==> job 8489: inputs <==
Design chip_top, start of the top module:
module chip_top
  ( input          clk_i
  , input          reset_i
  , input          v_i
  , input  [31:0]  a_i
  , input  [31:0]  b_i
  , output         v_o
  , output [63:0]  c_o
  );
Settings: LEC_CHECK=0, CAP_MARGIN=30, CORE_MARGIN=2, CORE_UTILIZATION=70, CTS_CLUSTER_DIAMETER=332, CTS_CLUSTER_SIZE=32, HOLD_SLACK_MARGIN=0.12, MAX_ROUTING_LAYER=met4, MIN_ROUTING_LAYER=met1, PLACE_DENSITY_LB_ADDON=0.28, SETUP_SLACK_MARGIN=1.59, SLEW_MARGIN=20; clock period 5.39 ns.
run.sh (not shown) runs the stock make flow with config.mk's settings and CLKGATE_MAP_FILE=.
==> job 1289: changes against job 8489 <==
- ABC_AREA: not set -> 1
- CAP_MARGIN: 30 -> 20
- CORE_UTILIZATION: 70 -> 72
- CTS_CLUSTER_DIAMETER: 332 -> 330
- CTS_CLUSTER_SIZE: 32 -> 97
- HOLD_SLACK_MARGIN: 0.12 -> not set
- MAX_ROUTING_LAYER: met4 -> not set
- MIN_ROUTING_LAYER: met1 -> not set
- PLACE_DENSITY_LB_ADDON: 0.28 -> not set
- SETUP_SLACK_MARGIN: 1.59 -> 1.01
- TNS_END_PERCENT: not set -> 10
==> flow/constraint.sdc (replaced) <==
create_clock -name core_clock -period 3.47 [get_ports {clk_i}]
set_input_delay 0.6940 -clock core_clock [delete_from_list [all_inputs] [get_ports {clk_i}]]
set_output_delay 0.6940 -clock core_clock [all_outputs]
set_load 0.01 [all_outputs]
==> job 3586: changes against job 8489 <==
- CAP_MARGIN: 30 -> 40
- CORE_UTILIZATION: 70 -> 72
- CTS_CLUSTER_DIAMETER: 332 -> not set
- CTS_CLUSTER_SIZE: 32 -> not set
- HOLD_SLACK_MARGIN: 0.12 -> not set
- MAX_ROUTING_LAYER: met4 -> not set
- MIN_ROUTING_LAYER: met1 -> not set
- PLACE_DENSITY_LB_ADDON: 0.28 -> not set
- SETUP_SLACK_MARGIN: 1.59 -> not set
==> flow/constraint.sdc (replaced) <==
create_clock -name core_clock -period 7.05 [get_ports {clk_i}]
set_input_delay 1.4100 -clock core_clock [delete_from_list [all_inputs] [get_ports {clk_i}]]
set_output_delay 1.4100 -clock core_clock [all_outputs]
set_load 0.01 [all_outputs]
==> comparison table <==
quantity	job 1289	job 8489	job 3586
Result of the run	complete, but fails checks	did not finish	complete, but fails checks
Failing step	-	global routing (5_1_grt)	-
Violated checks	setup timing	-	setup timing
Share of final layout cell area taken by non-clock buffers	12.3%	-	12.3%
Critical Path Start	b_r[11]$_DFF_P_	-	a_r[20]$_DFF_P_
Shortest clock period the worst path allows after layout	6770 ps	-	7450 ps
Growth of design area from synthesis to finish	21.2%	-	19.9%
Most area-hungry cell class in the final design	combinational gates	-	combinational gates
Library cells used by synthesis	23	50	50
Vias after detailed routing	35300	-	30000
Ratio of final minimum period to clock period	195%	-	106%
Nonclk inv count	1735	-	873
Buffer and inverter count on the worst path	12	-	7
Final worst-path setup slack	-3300 ps	-	-402 ps
Post-layout instance area	46900 um2	-	43000 um2
Max-cap violations	0	-	0
Req. time, crit path	3860 ps	-	7430 ps
Worst Clk Skew	34.6 ps	-	29.8 ps


==> inputs of job 5877 <==
==> flow/design.v <==
module multiplier #(parameter width_p="inv")
  ( input      [width_p-1:0] a_i
  , input      [width_p-1:0] b_i
  , output [(2*width_p)-1:0] c_o
  );
  assign c_o = a_i * b_i;
endmodule
module chip_top
  ( input          clk_i
  , input          reset_i
  , input          v_i
  , input  [31:0]  a_i
  , input  [31:0]  b_i
  , output         v_o
  , output [63:0]  c_o
  );
  reg        v_r, v_o_r;
  reg [31:0] a_r, b_r;
  reg [63:0] c_r;
  wire [63:0] c_n;
  multiplier #(.width_p(32)) MULT
    (.a_i(a_r)
    ,.b_i(b_r)
    ,.c_o(c_n)
    );
  always @(posedge clk_i) begin
    if (reset_i) begin
      v_r   <= 1'b0;
      v_o_r <= 1'b0;
    end else begin
      v_r   <= v_i;
      v_o_r <= v_r;
    end
    a_r <= a_i;
    b_r <= b_i;
    c_r <= c_n;
  end
  assign v_o = v_o_r;
  assign c_o = c_r;
endmodule
==> flow/run.sh <==
#!/bin/bash
# the make line also repeats each setting of config.mk as NAME=value (left out here)
make -C /OpenROAD-flow-scripts/flow DESIGN_CONFIG=/design/flow/config.mk WORK_HOME=/design/flow/orfs CLKGATE_MAP_FILE= finish
==> flow/config.mk <==
export PLATFORM = sky130hd
export DESIGN_NAME = chip_top
export DESIGN_NICKNAME = chip_top
export VERILOG_FILES = /design/flow/design.v
export SDC_FILE = /design/flow/constraint.sdc
export NUM_CORES = 4
export LEC_CHECK = 0
export CAP_MARGIN = 20
export CELL_PAD_IN_SITES_DETAIL_PLACEMENT = 1
export CORE_MARGIN = 6
export CORE_UTILIZATION = 15
export CTS_CLUSTER_DIAMETER = 233
export CTS_CLUSTER_SIZE = 14
export GPL_TIMING_DRIVEN = 0
export HOLD_SLACK_MARGIN = 0.29
export PLACE_DENSITY_LB_ADDON = 0.07
export SLEW_MARGIN = 20
export TNS_END_PERCENT = 65
==> flow/constraint.sdc <==
create_clock -name core_clock -period 7.5 [get_ports {clk_i}]
set_input_delay 1.5000 -clock core_clock [delete_from_list [all_inputs] [get_ports {clk_i}]]
set_output_delay 1.5000 -clock core_clock [all_outputs]
set_load 0.01 [all_outputs]
==> job 7432 (differences from job 5877) <==
- CAP_MARGIN: 20 -> 40
- CELL_PAD_IN_SITES_DETAIL_PLACEMENT: 1 -> not set
- CORE_MARGIN: 6 -> 2
- CORE_UTILIZATION: 15 -> 71
- CTS_CLUSTER_DIAMETER: 233 -> 234
- CTS_CLUSTER_SIZE: 14 -> 100
- GPL_TIMING_DRIVEN: 0 -> not set
- HOLD_SLACK_MARGIN: 0.29 -> not set
- PLACE_DENSITY_LB_ADDON: 0.07 -> not set
- TNS_END_PERCENT: 65 -> 95
==> run summary <==
The synthesis and place-and-route flow finished, so here is a summary.

The slowest stage cell on the critical path is sky130_fd_sc_hd__fa_2. The die footprint came out at 251000 µm². The share of cell area taken by multi-input logic gates came out at 65.73%.

The most critical setup path has its endpoint at c_r[50]. The initial standard-cell utilization of the core came out at 15.17%. The antenna cell count came out at 27. The critical path buffer and inverter count is 8.

The post-layout utilization of the core came out at 19.48%. The worst setup margin is -0.4544 ns. The worst hold-check slack came out at 0.4419 ns. The end-of-flow timing check tallies setup violations at 22. The buffer share of cell area is 11.14%. In this run the layout check failures are setup timing. The run finished, with violations left.
(the above is from job 5877)
==> run summary <==
The synthesis and place-and-route flow finished, so here is a summary.

Sequential cells placed in the final layout were counted as 130. The die footprint is 52340 µm². The report shows a maximum critical-path fanout of 8. The slowest stage cell on the critical path is sky130_fd_sc_hd__fa_1. The flow ran to the end and the layout has no timing, DRC or antenna violations.

The worst hold-check slack is 0.4520 ns. The share of the synthesized area in the top cell type is 50.01%. The buffer share of cell area came out at 8.815%.

The final tally of setup violations came out at 0. The report lists the cells along the critical path as buf_4 -> and2_1 -> fa_1 -> inv_1 -> fa_1 -> fa_1 -> fa_1 -> inv_1 -> fa_1 -> fa_1 -> fa_1 -> fa_1 -> ha_2 -> a21o_1 -> a31o_2 -> o32ai_2 -> a31oi_4 -> a31oi_2 -> o21ai_2 -> buf_4 -> a31oi_2 -> a21oi_1 -> xnor2_1. The worst setup margin came out at 0.1160 ns.

The number of buffers and inverters on the critical path is 4. The antenna cell count is 6. Non-clock buffers in the final layout number 333.

The initial standard-cell utilization of the core came out at 71.79%. The capture point of the critical path was reported as c_r[63]. The worst setup path startpoint is a_r[18]. The number of buffers inserted for hold repair after clock tree synthesis is 0.
(the above is from job 7432)


==> v7 <==
RTL: the design.v shown in full above, as it stands there.
export LEC_CHECK = 0
export CAP_MARGIN = 20
export CELL_PAD_IN_SITES_GLOBAL_PLACEMENT = 3
export CORE_MARGIN = 2
export CORE_UTILIZATION = 40
export CTS_CLUSTER_SIZE = 57
export HOLD_SLACK_MARGIN = 0.14
export MIN_ROUTING_LAYER = met2
export SLEW_MARGIN = 20
create_clock -name core_clock -period 7.5 [get_ports {clk_i}]
==> v26: changes against v7 <==
Settings changed: CELL_PAD_IN_SITES_GLOBAL_PLACEMENT 3 to not set, CORE_UTILIZATION 40 to 65, CTS_CLUSTER_SIZE 57 to not set, HOLD_SLACK_MARGIN 0.14 to not set, MIN_ROUTING_LAYER met2 to not set.
==> flow/constraint.sdc (replaced) <==
create_clock -name core_clock -period 6.12 [get_ports {clk_i}]
set_input_delay 1.2240 -clock core_clock [delete_from_list [all_inputs] [get_ports {clk_i}]]
set_output_delay 1.2240 -clock core_clock [all_outputs]
set_load 0.01 [all_outputs]
==> notes <==
- v26 finished but failed the layout checks on setup timing. v7 ran to the end with violations: setup timing.
- Maximum frequency: v7 is lower than v26 (about 2.5%).
- In v26 the die size is lower than in v7, by about 40%.
- In v26 the final area is larger than in v7, by about 2.7%.
- Against v7, the setup slack of v26 is lower by 1200 ps.
- Synthesized cell count is the same in v7 and v26.
- Of v7 and v26, v26 has the higher core utilization (gap 32 points).


==> v13: inputs <==
// chip_top: RTL as listed in full above, without the edits since
Settings: LEC_CHECK=0, CAP_MARGIN=20, CORE_MARGIN=2, CORE_UTILIZATION=48, CTS_CLUSTER_SIZE=15, SETUP_SLACK_MARGIN=-0.7, SLEW_MARGIN=20; clock period 7.5 ns.
==> inputs of v29, as changes to v13 <==
CAP_MARGIN = 10   (was 20)
CELL_PAD_IN_SITES_DETAIL_PLACEMENT = 1   (was unset)
CORE_MARGIN = 9   (was 2)
CORE_UTILIZATION = 64   (was 48)
CTS_CLUSTER_DIAMETER = 233   (was unset)
CTS_CLUSTER_SIZE = 71   (was 15)
GPL_TIMING_DRIVEN = 0   (was unset)
HOLD_SLACK_MARGIN = 0.29   (was unset)
MIN_ROUTING_LAYER = met2   (was unset)
SETUP_SLACK_MARGIN = unset   (was -0.7)
TNS_END_PERCENT = 65   (was unset)
==> inputs of v39, as changes to v13 <==
ABC_AREA = 1   (was unset)
CELL_PAD_IN_SITES_GLOBAL_PLACEMENT = 3   (was unset)
CORE_UTILIZATION = 30   (was 48)
CTS_CLUSTER_DIAMETER = 253   (was unset)
CTS_CLUSTER_SIZE = 96   (was 15)
PLACE_DENSITY = 0.87   (was unset)
SETUP_SLACK_MARGIN = unset   (was -0.7)
SLEW_MARGIN = 0   (was 20)
TNS_END_PERCENT = 25   (was unset)
==> results <==
|  | v39 | v29 | v13 |
|---|---|---|---|
| Outcome | finished clean | stopped before the end | finished with violations |
| Last stage reached | - | clock tree synthesis | - |
| Reasons for failing layout checks | - | - | setup timing |
| Largest cell class by area | multi-input combinational cells | - | multi-input combinational cells |
| Critical path type | register to register | - | register to register |
| Cell Rows | 131 | 86 | 100 |
| Multi-input gate area | 28900 um2 | - | 29200 um2 |
| Sequential cell area share | 0.0606 | - | 0.0633 |
| Cts hold-fix bufs | 0 | - | 0 |
| Number of fill cells | 13700 | - | 6840 |
| Final sum of negative setup slack | 0 ps | - | -3710 ps |
| Max_slew headroom | 0.511 | - | 0.384 |
| Metal2 WL | 59.1 mm | - | 47.1 mm |
| Residual antenna-violating net count after detailed routing | 0 | - | 0 |
| Top routing layer used | met4 | - | met4 |
| Vertical die size | 363 um | 255 um | 277 um |
| Final hold violations | 0 | - | 0 |
| Worst path depth | 21 | - | 24 |


==> trial 11: inputs <==
Starts from the design.v that is shown in full above.
make LEC_CHECK=0 CAP_MARGIN=10 CELL_PAD_IN_SITES_DETAIL_PLACEMENT=1 CORE_MARGIN=9 CORE_UTILIZATION=64 CTS_CLUSTER_DIAMETER=233 CTS_CLUSTER_SIZE=71 GPL_TIMING_DRIVEN=0 HOLD_SLACK_MARGIN=0.29 MAX_ROUTING_LAYER=met4 MIN_ROUTING_LAYER=met2 PLACE_DENSITY=0.36 SLEW_MARGIN=0 TNS_END_PERCENT=65 finish   # period 7.5 ns
==> trial 31 (differences from trial 11) <==
==> flow/config.mk (replaced) <==
export PLATFORM = sky130hd
export DESIGN_NAME = chip_top
export DESIGN_NICKNAME = chip_top
export VERILOG_FILES = /design/flow/design.v
export SDC_FILE = /design/flow/constraint.sdc
export NUM_CORES = 4
export LEC_CHECK = 0
export ABC_AREA = 1
export CAP_MARGIN = 20
export CORE_MARGIN = 2
export CORE_UTILIZATION = 72
export CTS_CLUSTER_DIAMETER = 235
export CTS_CLUSTER_SIZE = 96
export PLACE_DENSITY_LB_ADDON = 0.24
export SLEW_MARGIN = 0
export TNS_END_PERCENT = 25
==> trial 71 (differences from trial 11) <==
==> flow/config.mk (replaced) <==
export PLATFORM = sky130hd
export DESIGN_NAME = chip_top
export DESIGN_NICKNAME = chip_top
export VERILOG_FILES = /design/flow/design.v
export SDC_FILE = /design/flow/constraint.sdc
export NUM_CORES = 4
export LEC_CHECK = 0
export ABC_AREA = 1
export CAP_MARGIN = 20
export CELL_PAD_IN_SITES_GLOBAL_PLACEMENT = 3
export CORE_MARGIN = 9
export CORE_UTILIZATION = 40
export CTS_CLUSTER_DIAMETER = 391
export CTS_CLUSTER_SIZE = 57
export HOLD_SLACK_MARGIN = 0.14
export MAX_ROUTING_LAYER = met5
export MIN_ROUTING_LAYER = met2
export SLEW_MARGIN = 20
==> trial 41 (differences from trial 11) <==
==> flow/config.mk (replaced) <==
export PLATFORM = sky130hd
export DESIGN_NAME = chip_top
export DESIGN_NICKNAME = chip_top
export VERILOG_FILES = /design/flow/design.v
export SDC_FILE = /design/flow/constraint.sdc
export NUM_CORES = 4
export LEC_CHECK = 0
export CAP_MARGIN = 20
export CORE_MARGIN = 2
export CORE_UTILIZATION = 25
export SLEW_MARGIN = 20
==> flow/constraint.sdc (replaced) <==
create_clock -name core_clock -period 7.35 [get_ports {clk_i}]
set_input_delay 1.4700 -clock core_clock [delete_from_list [all_inputs] [get_ports {clk_i}]]
set_output_delay 1.4700 -clock core_clock [all_outputs]
set_load 0.01 [all_outputs]
==> run summary <==
Flow results.

- The post-synthesis xor/xnor area fraction is 0.00815.
- The register share after synthesis is 0.0673.
- The chip area line in the Yosys stat output reads 38700 sq um.
- Detailed placement reports a standard cell area of 41100 sq um.
- The synthesis stats list as the most numerous cell sky130_fd_sc_hd__inv_1.
- In the synthesized netlist, the number of instances is 5089.
- The compound-cell area share of the yosys netlist is 0.00851.
- Per the OpenROAD floorplan log, the width of the die is 236 microns.
- After synthesis the cells add up to 38700 sq um.
- Per the placement report, the placed cell count is 5838.
- The flow ran to the end and the layout has no timing, DRC or antenna violations.
- Summed over all nets, the half-perimeter wirelength after detailed placement is 87600 microns.
The numbers above come from trial 31.

==> run summary <==
Flow results.

- The run finished with no timing, DRC or antenna violations.
- The chip area from the yosys synthesis statistics is 38700 sq um.
- The cell area after placement is 42200 sq um.
- Of the total synthesized cell area, the portion taken by XOR and XNOR cells is 0.00815.
- The most common cell in the synthesized netlist is sky130_fd_sc_hd__inv_1.
- The register share after synthesis is 0.0673.
- The post-placement cell count is 6420.
- The compound-cell area share of the yosys netlist is 0.00851.
- The post-synthesis instance area is 38700 sq um.
The numbers above come from trial 71.

==> run summary <==
Flow results.

- The register share after synthesis is 0.0726.
- Of the total synthesized cell area, the portion taken by XOR and XNOR cells is 0.0151.
- Yosys reports a chip area of 35900 sq um.
- In this run the layout check failures are negative setup slack.
- In the post-synthesis netlist, the cell with the most instances is sky130_fd_sc_hd__fa_1.
- The HPWL after detailed placement is 90900 microns.
- The final worst setup slack is -0.0306 ns.
- The final setup violation count is 2.
- The run finished, with violations left.
- The horizontal extent of the die is 383 microns.
The numbers above come from trial 41.

==> run summary <==
Flow results.

- The flow did not finish.
- It got as far as clock tree synthesis (4_1_cts) and failed there.
- The first error in the log reads "[ERROR DPL-0033] detailed placement checks failed during check placement".
- The post-synthesis instance area is 35900 sq um.
- The most common cell in the synthesized netlist is sky130_fd_sc_hd__fa_1.
- The horizontal extent of the die is 255 microns.
- Counting tap cells, the placed design contains a total of 4703 instances.
The numbers above come from trial 11.

